v44:
==> flow/design.v (excerpt) <==
module nn_image_top #(
 parameter int IMG_W = 8,
 parameter int IMG_H = 8
)(
 input logic clk,
 input logic rst,
 input logic in_valid,
 input logic signed [8:0] in_pixel,
 input logic signed [7:0] k00, k01, k02,
 input logic signed [7:0] k10, k11, k12,
 input logic signed [7:0] k20, k21, k22,
 input logic signed [7:0] bias,
 input logic signed [7:0] scale,
 input logic signed [7:0] offset,
 input logic signed [W_W-1:0] w0,
 input logic signed [W_W-1:0] w1,
 input logic signed [W_W-1:0] w2,
 output logic out_valid,
 output logic signed [RES_W-1:0] conv_result,
 output logic signed [RES_W-1:0] norm_result,
 output logic signed [ACC_FC_W-1:0] acc0,
 output logic signed [ACC_FC_W-1:0] acc1,
 output logic signed [ACC_FC_W-1:0] acc2,
 output logic [$clog2(IMG_W)-1:0] out_x,
 output logic [$clog2(IMG_H)-1:0] out_y
);
 logic win_valid;
 logic [80:0] win_flat;  
 logic [$clog2(IMG_W)-1:0] win_x;
 logic [$clog2(IMG_H)-1:0] win_y;
 window_gen_3x3_flat #(
 .IMG_W(IMG_W),
 .IMG_H(IMG_H)
 ) u_win (
 .clk (clk),
 .rst (rst),
 .in_valid (in_valid),
 .in_pixel (in_pixel),
 .win_valid(win_valid),
 .win_flat (win_flat),
 .out_x (win_x),
 .out_y (win_y)
 );
 nn_block_flat #(
 .SHIFT_NORM(SHIFT_NORM)
 ) u_core (
 .clk (clk),
 .rst (rst),
 .win_flat (win_flat),
 .k00(k00), .k01(k01), .k02(k02),
 .k10(k10), .k11(k11), .k12(k12),
 .k20(k20), .k21(k21), .k22(k22),
 .bias (bias),
 .scale (scale),
 .offset (offset),
 .w0(w0),
 .w1(w1),
 .w2(w2),
 .conv_result(conv_result),
 .norm_result(norm_result),
 .acc0(acc0),
 .acc1(acc1),
 .acc2(acc2)
 );
 logic [1:0] vpipe;
 logic [$clog2(IMG_W)-1:0] x_pipe0, x_pipe1;
 logic [$clog2(IMG_H)-1:0] y_pipe0, y_pipe1;
 always_ff @(posedge clk) begin
 if (rst) begin
 vpipe <= 2'b00;
 x_pipe0 <= '0; x_pipe1 <= '0;
 y_pipe0 <= '0; y_pipe1 <= '0;
 end else begin
 vpipe <= {vpipe[0], win_valid};
 if (win_valid) begin
 x_pipe0 <= win_x;
 y_pipe0 <= win_y;
 end
 x_pipe1 <= x_pipe0;
 y_pipe1 <= y_pipe0;
 end
 end
 assign out_valid = vpipe[1];
 assign out_x = x_pipe1;
 assign out_y = y_pipe1;
endmodule
Settings: LEC_CHECK=0, CAP_MARGIN=20, CORE_MARGIN=2, CORE_UTILIZATION=61, CTS_CLUSTER_DIAMETER=28, SETUP_SLACK_MARGIN=2.55, SLEW_MARGIN=20, TNS_END_PERCENT=5; clock period 9.7 ns.
run.sh (not shown) runs the stock make flow with config.mk's settings and CLKGATE_MAP_FILE=.
Final checks on v44, whose flow otherwise completed, came back failing, citing negative setup slack.
Setup changes, v44 to v55
-- flow/config.mk --
<<< v44, line 8
export CAP_MARGIN = 20
export CORE_MARGIN = 2
export CORE_UTILIZATION = 61
export CTS_CLUSTER_DIAMETER = 28
export SETUP_SLACK_MARGIN = 2.55
export SLEW_MARGIN = 20
export TNS_END_PERCENT = 5
>>> v55, line 8
export CAP_MARGIN = 20
export CORE_MARGIN = 2
export CORE_UTILIZATION = 40
export CTS_CLUSTER_SIZE = 40
export GPL_TIMING_DRIVEN = 0
export HOLD_SLACK_MARGIN = -0.07
export SLEW_MARGIN = 20
==> flow/constraint.sdc <==
create_clock -name core_clock -period 12.0 [get_ports {clk}]
set_input_delay 2.4000 -clock core_clock [delete_from_list [all_inputs] [get_ports {clk}]]
set_output_delay 2.4000 -clock core_clock [all_outputs]
set_load 0.01 [all_outputs]
Results
- v55 finished every stage and its layout cleared the timing, design-rule and antenna checks.
- Between v55 and v44, it is v55 whose met3 wirelength from detailed routing is lower, by 350 µm.
- Floorplan-stage core utilization down 21 points in v55 wrt v44
- Compare v44 and v55 | share of the clock period used by the worst path after layout lower: v55
- The final antenna diode count reported for v55 is greater than that of v44 by 6.
- Higher via count of the first global-routing pass goes to v44 over v55.
- [compare] base=v44 new=v55: number of clock buffers in the layout decreased by about 43% relative to the old numbers; die size grew by 52%; vias after detailed routing went down 3.9%; final non-filler cell area lower; non-clock buffer count saw a decrease.
- v55 reports its critical path class as in2out while v44 reports in2reg.
Edits applied to the flow inputs when going from v55 to v11:
-- flow/config.mk --
<<< v55, line 8
export CAP_MARGIN = 20
export CORE_MARGIN = 2
export CORE_UTILIZATION = 40
export CTS_CLUSTER_SIZE = 40
export GPL_TIMING_DRIVEN = 0
export HOLD_SLACK_MARGIN = -0.07
export SLEW_MARGIN = 20
>>> v11, line 8
export CAP_MARGIN = 20
export CORE_MARGIN = 2
export CORE_UTILIZATION = 57
export SETUP_SLACK_MARGIN = 2.15
export SLEW_MARGIN = 20
==> flow/constraint.sdc <==
create_clock -name core_clock -period 8.65 [get_ports {clk}]
set_input_delay 1.7300 -clock core_clock [delete_from_list [all_inputs] [get_ports {clk}]]
set_output_delay 1.7300 -clock core_clock [all_outputs]
set_load 0.01 [all_outputs]
Notes after the runs:
v11: all stages done; final checks FAILED (negative setup slack).
Against v55, via total after detailed routing in v11 came out worse.
### v11 -> v8
-- flow/config.mk --
<<< v11, line 8
export CAP_MARGIN = 20
export CORE_MARGIN = 2
export CORE_UTILIZATION = 57
export SETUP_SLACK_MARGIN = 2.15
export SLEW_MARGIN = 20
>>> v8, line 8
export CAP_MARGIN = 20
export CORE_MARGIN = 2
export CORE_UTILIZATION = 40
export SLEW_MARGIN = 20
==> flow/constraint.sdc <==
create_clock -name core_clock -period 11.5 [get_ports {clk}]
set_input_delay 2.3000 -clock core_clock [delete_from_list [all_inputs] [get_ports {clk}]]
set_output_delay 2.3000 -clock core_clock [all_outputs]
set_load 0.01 [all_outputs]
Findings:
Per the comparison of v8 with v11, estimated wirelength of the detail-placed design down 0.43%; post-layout worst setup margin went up 1460 ps.
Final wirelength: lower on v8
As of v8, non-clock buffer count had fallen by more than half compared to v11.
v8 has completed all stages; timing, DRC and antenna checks passed.
diff inputs: v8 => v48
-- flow/config.mk --
<<< v8, line 8
export CAP_MARGIN = 20
export CORE_MARGIN = 2
export CORE_UTILIZATION = 40
export SLEW_MARGIN = 20
>>> v48, line 8
export CAP_MARGIN = 20
export CORE_MARGIN = 2
export CORE_UTILIZATION = 72
export CTS_CLUSTER_SIZE = 41
export HOLD_SLACK_MARGIN = -0.08
export MAX_ROUTING_LAYER = met4
export PLACE_DENSITY_LB_ADDON = 0.0
export SETUP_SLACK_MARGIN = 2.28
export SLEW_MARGIN = 20
export TNS_END_PERCENT = 40
==> flow/constraint.sdc <==
create_clock -name core_clock -period 8.65 [get_ports {clk}]
set_input_delay 1.7300 -clock core_clock [delete_from_list [all_inputs] [get_ports {clk}]]
set_output_delay 1.7300 -clock core_clock [all_outputs]
set_load 0.01 [all_outputs]
==> results <==
Complete run, failing final checks: v48, reason negative setup slack. Status: footprint of the flip-flops and latches parity (v48, v8). v48 vs v8, timing endpoint of the critical path: u_core.conv_reg[21] vs acc0[35]. v8 → v48: number of tapcells went down about 45%; total routing usage reported by global routing went up 21 points.

* * *

run 1:
nn_image_top again, from the RTL that the note above started with.
// nn_image_top
module nn_image_top #(
 parameter int IMG_W = 8,
 parameter int IMG_H = 8
)(
 input logic clk,
 input logic rst,
 input logic in_valid,
 input logic signed [8:0] in_pixel,
 input logic signed [7:0] k00, k01, k02,
 input logic signed [7:0] k10, k11, k12,
 input logic signed [7:0] k20, k21, k22,
 input logic signed [7:0] bias,
 input logic signed [7:0] scale,
 input logic signed [7:0] offset,
 input logic signed [W_W-1:0] w0,
 input logic signed [W_W-1:0] w1,
 input logic signed [W_W-1:0] w2,
 output logic out_valid,
 output logic signed [RES_W-1:0] conv_result,
 output logic signed [RES_W-1:0] norm_result,
 output logic signed [ACC_FC_W-1:0] acc0,
 output logic signed [ACC_FC_W-1:0] acc1,
 output logic signed [ACC_FC_W-1:0] acc2,
 output logic [$clog2(IMG_W)-1:0] out_x,
 output logic [$clog2(IMG_H)-1:0] out_y
);
 logic win_valid;
 logic [80:0] win_flat;  
 logic [$clog2(IMG_W)-1:0] win_x;
 logic [$clog2(IMG_H)-1:0] win_y;
 window_gen_3x3_flat #(
 .IMG_W(IMG_W),
 .IMG_H(IMG_H)
 ) u_win (
 .clk (clk),
 .rst (rst),
 .in_valid (in_valid),
 .in_pixel (in_pixel),
 .win_valid(win_valid),
 .win_flat (win_flat),
 .out_x (win_x),
 .out_y (win_y)
 );
 nn_block_flat #(
 .SHIFT_NORM(SHIFT_NORM)
 ) u_core (
 .clk (clk),
 .rst (rst),
 .win_flat (win_flat),
 .k00(k00), .k01(k01), .k02(k02),
 .k10(k10), .k11(k11), .k12(k12),
 .k20(k20), .k21(k21), .k22(k22),
 .bias (bias),
 .scale (scale),
 .offset (offset),
 .w0(w0),
 .w1(w1),
 .w2(w2),
 .conv_result(conv_result),
 .norm_result(norm_result),
 .acc0(acc0),
 .acc1(acc1),
 .acc2(acc2)
 );
 logic [1:0] vpipe;
 logic [$clog2(IMG_W)-1:0] x_pipe0, x_pipe1;
 logic [$clog2(IMG_H)-1:0] y_pipe0, y_pipe1;
 always_ff @(posedge clk) begin
 if (rst) begin
 vpipe <= 2'b00;
 x_pipe0 <= '0; x_pipe1 <= '0;
  ...
make LEC_CHECK=0 CAP_MARGIN=30 CELL_PAD_IN_SITES_DETAIL_PLACEMENT=0 CORE_ASPECT_RATIO=0.98 CORE_MARGIN=2 CORE_UTILIZATION=72 CTS_CLUSTER_DIAMETER=273 CTS_CLUSTER_SIZE=35 HOLD_SLACK_MARGIN=0.24 MAX_ROUTING_LAYER=met4 SETUP_SLACK_MARGIN=0.95 SLEW_MARGIN=20 finish   # period 8.38 ns
FAIL run 1 @ global routing: tool exited with error
Changes in run 2 relative to run 1:
# run 1
export LEC_CHECK = 0
export CAP_MARGIN = 30
export CELL_PAD_IN_SITES_DETAIL_PLACEMENT = 0
export CORE_ASPECT_RATIO = 0.98
export CORE_MARGIN = 2
export CORE_UTILIZATION = 72
export CTS_CLUSTER_DIAMETER = 273
export CTS_CLUSTER_SIZE = 35
export HOLD_SLACK_MARGIN = 0.24
export MAX_ROUTING_LAYER = met4
export SETUP_SLACK_MARGIN = 0.95
export SLEW_MARGIN = 20
create_clock -name core_clock -period 8.38 [get_ports {clk}]
# run 2
export LEC_CHECK = 0
export CAP_MARGIN = 20
export CORE_MARGIN = 2
export CORE_UTILIZATION = 72
export CTS_CLUSTER_SIZE = 42
export HOLD_SLACK_MARGIN = -0.08
export MAX_ROUTING_LAYER = met4
export PLACE_DENSITY = 0.64
export SLEW_MARGIN = 20
export TNS_END_PERCENT = 40
create_clock -name core_clock -period 9.06 [get_ports {clk}]
==> results <==
Run 2 against run 1: total cells reported by yosys after synthesis did not really move; fraction of synthesized area in multiplexers did not really move; total placed instance area went down; depth of the CTS H-tree went up; async set-or-reset flop fraction in the synthesized netlist did not really move. Summary of run 2 over run 1: number of instances resized during post-cts repair went down 644; weighted congestion at the end of routability-driven global placement went up 0.014. The remaining runs in run 1 and run 2 completed every stage, whereas run 1 halted early. For run 1, the flow was terminated by a tool error in global routing and produced no final design. Every stage of run 2 finished as expected; the final checks, on the other hand, flagged negative setup slack, which means the layout fails.
## Diff of input files: run 3 against run 2
# run 2
export LEC_CHECK = 0
export CAP_MARGIN = 20
export CORE_MARGIN = 2
export CORE_UTILIZATION = 72
export CTS_CLUSTER_SIZE = 42
export HOLD_SLACK_MARGIN = -0.08
export MAX_ROUTING_LAYER = met4
export PLACE_DENSITY = 0.64
export SLEW_MARGIN = 20
export TNS_END_PERCENT = 40
create_clock -name core_clock -period 9.06 [get_ports {clk}]
# run 3
export LEC_CHECK = 0
export CAP_MARGIN = 20
export CORE_MARGIN = 2
export CORE_UTILIZATION = 66
export CTS_CLUSTER_DIAMETER = 28
export MAX_ROUTING_LAYER = met4
export SETUP_SLACK_MARGIN = 2.55
export SLEW_MARGIN = 20
export TNS_END_PERCENT = 5
create_clock -name core_clock -period 10.5 [get_ports {clk}]
## What came out
Of run 2 and run 3, just one finished clean: run 3. Changes observed in run 3 relative to run 2: number of cell rows up 5; critical path depth decreased 18; die span in x went up.
[inputs] run 4 vs run 3
# run 3
export LEC_CHECK = 0
export CAP_MARGIN = 20
export CORE_MARGIN = 2
export CORE_UTILIZATION = 66
export CTS_CLUSTER_DIAMETER = 28
export MAX_ROUTING_LAYER = met4
export SETUP_SLACK_MARGIN = 2.55
export SLEW_MARGIN = 20
export TNS_END_PERCENT = 5
create_clock -name core_clock -period 10.5 [get_ports {clk}]
# run 4
export LEC_CHECK = 0
export CAP_MARGIN = 20
export CORE_MARGIN = 2
export CORE_UTILIZATION = 34
export SLEW_MARGIN = 20
create_clock -name core_clock -period 11.5 [get_ports {clk}]
## What came out
Delta (run 4 minus run 3): worst hold slack shows a reduction of 15 ps, height of the die rose about 40%, area added between synthesis and finish down 5.6 points. [compare] base=run 3 new=run 4: total number of H-tree levels went down, multi-input combinational cell area went down, sequential share of layout area went up, worst clock skew on the final layout went down. The number of standard cells after synthesis on run 4 is in line with that on run 3. Number of vias after detailed routing (lower): run 4. Total global routing track utilization in run 4 vs run 3: down 17 points.
For run 5, these inputs were changed with respect to run 4:
# run 4
export LEC_CHECK = 0
export CAP_MARGIN = 20
export CORE_MARGIN = 2
export CORE_UTILIZATION = 34
export SLEW_MARGIN = 20
create_clock -name core_clock -period 11.5 [get_ports {clk}]
# run 5
export LEC_CHECK = 0
export CAP_MARGIN = 30
export CORE_MARGIN = 2
export CORE_UTILIZATION = 72
export MAX_ROUTING_LAYER = met4
export SLEW_MARGIN = 20
create_clock -name core_clock -period 8.99 [get_ports {clk}]
Findings:
- Run 5 completed end to end; final checks failed (negative setup slack).
- Compared with run 4, run 5 shows count of non-CTS buffers in the layout that has gone up by more than 100%.
- Going from run 4 to run 5, final design area excluding fillers grew by a few percent.
- Run 5 vs run 4 — clock insertion delay at the later pin of the skew report dropped 20 ps.
- The lower total wire length of run 4 and run 5 is in run 4.
- Run 5 vs run 4 on relative slew slack: run 5 is the lower one.
- Diff run 4 -> run 5: setup slack shrank by 1180 ps, wire length of the first global-routing pass grew by 4.5%.
- Higher final instance count without filler cells among run 4 and run 5: run 4

* * *

The RTL this note starts from:
==> flow/design.v <==
`timescale 1ns/1ps
package nn_pkg;
 localparam int K_SIZE = 3;
 localparam int PROD_W = 17;
 localparam int ACC_CONV_W = PROD_W + $clog2(K_SIZE*K_SIZE);
 localparam int RES_W = ACC_CONV_W + 1;
 localparam int W_W = 8;
 localparam int ACC_FC_W = 40;
 localparam int SHIFT_NORM = 6;
endpackage
`timescale 1ns/1ps
module window_gen_3x3_flat #(
 parameter int IMG_W = 8,
 parameter int IMG_H = 8
)(
 input logic clk,
 input logic rst,
 input logic in_valid,
 input logic signed [8:0] in_pixel,
 output logic win_valid,
 output logic [80:0] win_flat,  
 output logic [$clog2(IMG_W)-1:0] out_x,
 output logic [$clog2(IMG_H)-1:0] out_y
);
 logic signed [8:0] line1 [0:IMG_W-1];
 logic signed [8:0] line2 [0:IMG_W-1];
 logic signed [8:0] s0[0:2], s1[0:2], s2[0:2];
 int unsigned x, y;
 integer k;
 task automatic put9(input int idx, input logic signed [8:0] val);
 begin
 win_flat[idx*9 +: 9] <= val;
 end
 endtask
 always_ff @(posedge clk) begin
 if (rst) begin
 x <= 0; y <= 0;
 win_valid <= 0;
 out_x <= '0; out_y <= '0;
 win_flat <= '0;
 for (k = 0; k < IMG_W; k = k + 1) begin
 line1[k] <= '0;
 line2[k] <= '0;
 end
 for (k = 0; k < 3; k = k + 1) begin
 s0[k] <= '0; s1[k] <= '0; s2[k] <= '0;
 end
 end else begin
 win_valid <= 0;
 if (in_valid) begin
 s0[0] <= s0[1]; s0[1] <= s0[2]; s0[2] <= line2[x];
 s1[0] <= s1[1]; s1[1] <= s1[2]; s1[2] <= line1[x];
 s2[0] <= s2[1]; s2[1] <= s2[2]; s2[2] <= in_pixel;
 line2[x] <= line1[x];
 line1[x] <= in_pixel;
 if (y >= 2 && x >= 2) begin
 put9(0, s0[1]); put9(1, s0[2]); put9(2, line2[x]);
 put9(3, s1[1]); put9(4, s1[2]); put9(5, line1[x]);
 put9(6, s2[1]); put9(7, s2[2]); put9(8, in_pixel);
 win_valid <= 1;
 out_x <= x - 2;
 out_y <= y - 2;
 end
 if (x == IMG_W-1) begin
 x <= 0;
 if (y != IMG_H-1) y <= y + 1;
 else y <= 0;
 end else begin
 x <= x + 1;
 end
 end
 end
 end
endmodule
`timescale 1ns/1ps
import nn_pkg::*;
module nn_block_flat #(
 parameter int SHIFT_NORM = nn_pkg::SHIFT_NORM
)(
 input logic clk,
 input logic rst,
 input logic [80:0] win_flat,
 input logic signed [7:0] k00, k01, k02,
 input logic signed [7:0] k10, k11, k12,
 input logic signed [7:0] k20, k21, k22,
 input logic signed [7:0] bias,
 input logic signed [7:0] scale,
 input logic signed [7:0] offset,
 input logic signed [W_W-1:0] w0,
 input logic signed [W_W-1:0] w1,
 input logic signed [W_W-1:0] w2,
 output logic signed [RES_W-1:0] conv_result,
 output logic signed [RES_W-1:0] norm_result,
 output logic signed [ACC_FC_W-1:0] acc0,
 output logic signed [ACC_FC_W-1:0] acc1,
 output logic signed [ACC_FC_W-1:0] acc2
);
 function automatic logic signed [8:0] pix(input int idx);
 begin
 pix = $signed(win_flat[idx*9 +: 9]);
 end
 endfunction
 integer signed sum_temp;
 integer signed sum_next;
 always_comb begin
 sum_temp =
 pix(0)*k00 + pix(1)*k01 + pix(2)*k02 +
 pix(3)*k10 + pix(4)*k11 + pix(5)*k12 +
 pix(6)*k20 + pix(7)*k21 + pix(8)*k22;
 sum_next = (sum_temp <<< 1) + $signed(bias);
 end
 logic signed [RES_W-1:0] conv_reg;
 always_ff @(posedge clk) begin
 if (rst) conv_reg <= '0;
 else conv_reg <= sum_next[RES_W-1:0];
 end
 always_ff @(posedge clk) begin
 if (rst) conv_result <= '0;
 else conv_result <= conv_reg;
 end
 localparam int PROD_W = RES_W + 8;
 logic signed [PROD_W-1:0] prod;
 integer signed prod_shifted;
 integer signed sum_off;
 integer signed norm_next;
 always_comb begin
 prod = $signed(conv_reg) * $signed(scale);
 if (SHIFT_NORM > 0) prod_shifted = $signed(prod) >>> SHIFT_NORM;
 else if (SHIFT_NORM < 0) prod_shifted = $signed(prod) <<< (-SHIFT_NORM);
 else prod_shifted = $signed(prod);
 sum_off = prod_shifted + $signed(offset);
 norm_next = (sum_off < 0) ? 0 : sum_off;
 end
 always_ff @(posedge clk) begin
 if (rst) norm_result <= '0;
 else norm_result <= norm_next[RES_W-1:0];
 end
 always_comb begin
 acc0 = $signed(norm_result) * $signed(w0);
 acc1 = $signed(norm_result) * $signed(w1);
 acc2 = $signed(norm_result) * $signed(w2);
 end
endmodule
`timescale 1ns/1ps
import nn_pkg::*;
module nn_image_top #(
 parameter int IMG_W = 8,
 parameter int IMG_H = 8
)(
 input logic clk,
 input logic rst,
 input logic in_valid,
 input logic signed [8:0] in_pixel,
 input logic signed [7:0] k00, k01, k02,
 input logic signed [7:0] k10, k11, k12,
 input logic signed [7:0] k20, k21, k22,
 input logic signed [7:0] bias,
 input logic signed [7:0] scale,
 input logic signed [7:0] offset,
 input logic signed [W_W-1:0] w0,
 input logic signed [W_W-1:0] w1,
 input logic signed [W_W-1:0] w2,
 output logic out_valid,
 output logic signed [RES_W-1:0] conv_result,
 output logic signed [RES_W-1:0] norm_result,
 output logic signed [ACC_FC_W-1:0] acc0,
 output logic signed [ACC_FC_W-1:0] acc1,
 output logic signed [ACC_FC_W-1:0] acc2,
 output logic [$clog2(IMG_W)-1:0] out_x,
 output logic [$clog2(IMG_H)-1:0] out_y
);
 logic win_valid;
 logic [80:0] win_flat;  
 logic [$clog2(IMG_W)-1:0] win_x;
 logic [$clog2(IMG_H)-1:0] win_y;
 window_gen_3x3_flat #(
 .IMG_W(IMG_W),
 .IMG_H(IMG_H)
 ) u_win (
 .clk (clk),
 .rst (rst),
 .in_valid (in_valid),
 .in_pixel (in_pixel),
 .win_valid(win_valid),
 .win_flat (win_flat),
 .out_x (win_x),
 .out_y (win_y)
 );
 nn_block_flat #(
 .SHIFT_NORM(SHIFT_NORM)
 ) u_core (
 .clk (clk),
 .rst (rst),
 .win_flat (win_flat),
 .k00(k00), .k01(k01), .k02(k02),
 .k10(k10), .k11(k11), .k12(k12),
 .k20(k20), .k21(k21), .k22(k22),
 .bias (bias),
 .scale (scale),
 .offset (offset),
 .w0(w0),
 .w1(w1),
 .w2(w2),
 .conv_result(conv_result),
 .norm_result(norm_result),
 .acc0(acc0),
 .acc1(acc1),
 .acc2(acc2)
 );
 logic [1:0] vpipe;
 logic [$clog2(IMG_W)-1:0] x_pipe0, x_pipe1;
 logic [$clog2(IMG_H)-1:0] y_pipe0, y_pipe1;
 always_ff @(posedge clk) begin
 if (rst) begin
 vpipe <= 2'b00;
 x_pipe0 <= '0; x_pipe1 <= '0;
 y_pipe0 <= '0; y_pipe1 <= '0;
 end else begin
 vpipe <= {vpipe[0], win_valid};
 if (win_valid) begin
 x_pipe0 <= win_x;
 y_pipe0 <= win_y;
 end
 x_pipe1 <= x_pipe0;
 y_pipe1 <= y_pipe0;
 end
 end
 assign out_valid = vpipe[1];
 assign out_x = x_pipe1;
 assign out_y = y_pipe1;
endmodule
Settings: LEC_CHECK=0, CAP_MARGIN=20, CORE_MARGIN=2, CORE_UTILIZATION=72, CTS_CLUSTER_SIZE=40, SETUP_SLACK_MARGIN=-0.57, SLEW_MARGIN=20; clock period 8.65 ns.
The first run finished but failed the layout checks on negative setup slack.
Rerun with:
--- a/flow/config.mk
+++ b/flow/config.mk
@@ -10,3 +10 @@
-export CORE_UTILIZATION = 72
-export CTS_CLUSTER_SIZE = 40
-export SETUP_SLACK_MARGIN = -0.57
+export CORE_UTILIZATION = 66
==> flow/constraint.sdc (replaced) <==
create_clock -name core_clock -period 9.7 [get_ports {clk}]
set_input_delay 1.9400 -clock core_clock [delete_from_list [all_inputs] [get_ports {clk}]]
set_output_delay 1.9400 -clock core_clock [all_outputs]
set_load 0.01 [all_outputs]
After rerunning: The new run completed, yet does not pass: negative setup slack. Sequential share of layout area came out higher by 0.17 points. Cell count is lower by 0.88%. Worst setup slack improved by 0.97 ns.
Rerun with:
--- a/flow/config.mk
+++ b/flow/config.mk
@@ -8 +8 @@
-export CAP_MARGIN = 20
+export CAP_MARGIN = 0
@@ -10 +10,4 @@
-export CORE_UTILIZATION = 66
+export CORE_UTILIZATION = 61
+export CTS_CLUSTER_DIAMETER = 28
+export MAX_ROUTING_LAYER = met4
+export SETUP_SLACK_MARGIN = 2.55
@@ -11,0 +15 @@
+export TNS_END_PERCENT = 5
==> flow/constraint.sdc (replaced) <==
create_clock -name core_clock -period 8.71 [get_ports {clk}]
set_input_delay 1.7420 -clock core_clock [delete_from_list [all_inputs] [get_ports {clk}]]
set_output_delay 1.7420 -clock core_clock [all_outputs]
set_load 0.01 [all_outputs]
Effect: The new run finished but failed the layout checks on negative setup slack; setup slack got worse by 0.75 ns; final cell count went up by 5.1%; sequential share of layout area went down by 0.73 points; register-to-register slack got worse by 0.95 ns.
Rerun with:
--- a/flow/config.mk
+++ b/flow/config.mk
@@ -8 +8 @@
-export CAP_MARGIN = 0
+export CAP_MARGIN = 20
@@ -10,2 +10,3 @@
-export CORE_UTILIZATION = 61
-export CTS_CLUSTER_DIAMETER = 28
+export CORE_UTILIZATION = 72
+export CTS_CLUSTER_SIZE = 42
+export HOLD_SLACK_MARGIN = -0.08
@@ -13 +14 @@
-export SETUP_SLACK_MARGIN = 2.55
+export PLACE_DENSITY = 0.64
@@ -15 +15,0 @@
-export TNS_END_PERCENT = 5
==> flow/constraint.sdc (replaced) <==
create_clock -name core_clock -period 8.59 [get_ports {clk}]
set_input_delay 1.7180 -clock core_clock [delete_from_list [all_inputs] [get_ports {clk}]]
set_output_delay 1.7180 -clock core_clock [all_outputs]
set_load 0.01 [all_outputs]
=>
- The changed run finished with negative setup slack left
- hold slack is better by 0.019 ns
- cell count falls by a few percent
- utilization rises by 12 points
- clock skew rises by 0.0053 ns
- via count rises by a little under a tenth
